==> run G <==
==> flow/design.v <==
/*verilator lint_off MULTITOP*/
module num_rpad #(
    parameter int IN_WIDTH  = 32,
    parameter int OUT_WIDTH = 32
) (
    input  logic [ IN_WIDTH-1:0] in,
    output logic [OUT_WIDTH-1:0] out
);
  localparam int EXTEND = OUT_WIDTH - IN_WIDTH;
  assign out = {in, {EXTEND{1'b0}}};
endmodule
module num_sneg #(
    parameter int WIDTH = 32
) (
    input  logic signed [WIDTH-1:0] in,
    output logic signed [WIDTH-1:0] out
);
  assign out = -in;
endmodule
module num_sabs #(
    parameter int WIDTH = 32
) (
    input  logic signed [WIDTH-1:0] in,
    output logic signed [WIDTH-1:0] out
);
  assign out = in[WIDTH-1] ? -in : in;
endmodule
module num_min #(
    parameter int WIDTH = 32
) (
    input  logic [WIDTH-1:0] left,
    input  logic [WIDTH-1:0] right,
    output logic [WIDTH-1:0] out
);
  assign out = (left < right) ? left : right;
endmodule
module num_max #(
    parameter int WIDTH = 32
) (
    input  logic [WIDTH-1:0] left,
    input  logic [WIDTH-1:0] right,
    output logic [WIDTH-1:0] out
);
  assign out = (left > right) ? left : right;
endmodule
module num_smin #(
    parameter int WIDTH = 32
) (
    input  logic signed [WIDTH-1:0] left,
    input  logic signed [WIDTH-1:0] right,
    output logic signed [WIDTH-1:0] out
);
  assign out = (left < right) ? left : right;
endmodule
module num_smax #(
    parameter int WIDTH = 32
) (
    input  logic signed [WIDTH-1:0] left,
    input  logic signed [WIDTH-1:0] right,
    output logic signed [WIDTH-1:0] out
);
  assign out = (left > right) ? left : right;
endmodule
module num_ssignbit #(
    parameter int WIDTH = 32
) (
    input logic signed [WIDTH-1:0] in,
    output logic out
);
  assign out = in[WIDTH-1];
endmodule
module num_sadd #(
    parameter int LEFT_WIDTH = 32,
    parameter int LEFT_LSB = 0,
    parameter int RIGHT_WIDTH = 32,
    parameter int RIGHT_LSB = 0,
    parameter int OUT_WIDTH = 33
) (
    input  logic signed [ LEFT_WIDTH-1:0] left,
    input  logic signed [RIGHT_WIDTH-1:0] right,
    output logic signed [  OUT_WIDTH-1:0] out
);
  logic signed [  LEFT_LSB+LEFT_WIDTH-1:0] left_aligned;
  logic signed [RIGHT_LSB+RIGHT_WIDTH-1:0] right_aligned;
  assign left_aligned = {left, {LEFT_LSB{1'b0}}};
  assign right_aligned = {right, {RIGHT_LSB{1'b0}}};
  assign out = left_aligned + right_aligned;
endmodule
module num_smul #(
    parameter int LEFT_WIDTH = 32,
    parameter int RIGHT_WIDTH = 32,
    parameter int OUT_WIDTH = 64,
    parameter int OUT_LSB = 0
) (
    input  logic signed [ LEFT_WIDTH-1:0] left,
    input  logic signed [RIGHT_WIDTH-1:0] right,
    input  logic                          go,
    input  logic                          reset,
    input  logic                          clk,
    output logic signed [  OUT_WIDTH-1:0] out,
    output logic                          done
);
  logic [1:0] done_buffer;
  assign done = done_buffer[1];
  logic signed [       LEFT_WIDTH-1:0] left_tmp;
  logic signed [      RIGHT_WIDTH-1:0] right_tmp;
  logic signed [OUT_LSB+OUT_WIDTH-1:0] out_tmp;
  assign out = out_tmp[OUT_LSB+OUT_WIDTH-1:OUT_LSB];
  always_ff @(posedge clk) begin
    if (go) begin
      done_buffer[0] <= 1;
      done_buffer[1] <= done_buffer[0];
    end else begin
      done_buffer <= 0;
    end
  end
  always_ff @(posedge clk) begin
    if (!reset && go) begin
      left_tmp  <= left;
      right_tmp <= right;
    end else begin
      left_tmp  <= 0;
      right_tmp <= 0;
    end
  end
  always_ff @(posedge clk) begin
    if (reset) begin
      out_tmp <= 0;
    end else if (go) begin
      out_tmp <= left_tmp * right_tmp;
    end else begin
      out_tmp <= out_tmp;
    end
  end
endmodule
module smul_q31 (
    input  logic        clk,
    input  logic        reset,
    input  logic        go,
    input  logic [31:0] left,
    input  logic [31:0] right,
    output logic [31:0] out,
    output logic        done
);
  num_smul #(
      .LEFT_WIDTH (32),
      .RIGHT_WIDTH(32),
      .OUT_WIDTH  (32),
      .OUT_LSB    (31)
  ) mul (
      .left (left),
      .right(right),
      .go   (go),
      .reset(reset),
      .clk  (clk),
      .out  (out),
      .done (done)
  );
endmodule
==> flow/run.sh <==
#!/bin/bash
# the make line also repeats each setting of config.mk as NAME=value (left out here)
make -C /OpenROAD-flow-scripts/flow DESIGN_CONFIG=/design/flow/config.mk WORK_HOME=/design/flow/orfs CLKGATE_MAP_FILE= finish
==> flow/config.mk <==
export PLATFORM = sky130hd
export DESIGN_NAME = smul_q31
export DESIGN_NICKNAME = smul_q31
export VERILOG_FILES = /design/flow/design.v
export SDC_FILE = /design/flow/constraint.sdc
export NUM_CORES = 4
export LEC_CHECK = 0
export ABC_AREA = 1
export CAP_MARGIN = 0
export CORE_MARGIN = 2
export CORE_UTILIZATION = 72
export CTS_CLUSTER_DIAMETER = 232
export CTS_CLUSTER_SIZE = 38
export PLACE_DENSITY = 0.36
export SETUP_SLACK_MARGIN = 0.27
export SLEW_MARGIN = 20
==> flow/constraint.sdc <==
create_clock -name core_clock -period 3.9 [get_ports {clk}]
set_input_delay 0.7800 -clock core_clock [delete_from_list [all_inputs] [get_ports {clk}]]
set_output_delay 0.7800 -clock core_clock [all_outputs]
set_load 0.01 [all_outputs]
==> run Z (differences from run G) <==
- CAP_MARGIN: 0 -> 20
- CTS_CLUSTER_DIAMETER: 232 -> default
- CTS_CLUSTER_SIZE: 38 -> 66
- MAX_ROUTING_LAYER: default -> met4
- PLACE_DENSITY: 0.36 -> default
- PLACE_DENSITY_LB_ADDON: default -> 0.23
- SETUP_SLACK_MARGIN: 0.27 -> default
==> flow/constraint.sdc (replaced) <==
create_clock -name core_clock -period 6.91 [get_ports {clk}]
set_input_delay 1.3820 -clock core_clock [delete_from_list [all_inputs] [get_ports {clk}]]
set_output_delay 1.3820 -clock core_clock [all_outputs]
set_load 0.01 [all_outputs]
==> comparison table <==
Clk Tree Root Cell: run Z sky130_fd_sc_hd__clkbuf_16; run G sky130_fd_sc_hd__clkbuf_16
Total clock sinks: run Z 98; run G 98
Setup Fix Bufs, Post-CTS: run Z 1; run G 65
Number of buffers created by CTS: run Z 9; run G 9
Number of cells in the yosys synthesis report: run Z 5295; run G 5295
Count of hold buffers inserted by post-cts repair: run Z 0; run G 0
Syn. warnings: run Z 1; run G 1
Place WS: run Z -0.2722 ns; run G -3.135 ns
Register bit total from synthesis: run Z 98; run G 98
Simple-gate share of the synthesized area: run Z 17.18%; run G 17.18%
CTS H-Tree Depth: run Z 3; run G 3
Routability-driven placement congestion ratio: run Z 0.9958; run G 0.9768
Adder share: run Z 57.78%; run G 57.78%
Placed inst area: run Z 0.04574 mm^2; run G 0.04775 mm^2
Port buffer count: run Z 99; run G 99
YS chip area: run Z 0.04099 mm^2; run G 0.04099 mm^2
Post-cts resize count: run Z 30; run G 356
Placed cells: run Z 6277; run G 6461
Run status: run Z failed layout checks; run G stopped before the end
Stage where the flow stopped: run Z -; run G global routing
Reasons for failing layout checks: run Z negative setup slack; run G -
Aoi share: run Z 1.932%; run G 1.932%
Dpl hpwl: run Z 103.4 mm; run G 108.3 mm
Placeable Area: run Z 0.05639 mm^2; run G 0.05639 mm^2
Commonest flop: run Z sky130_fd_sc_hd__dfxtp_1; run G sky130_fd_sc_hd__dfxtp_1
DIE HEIGHT: run Z 242.6 um; run G 242.6 um
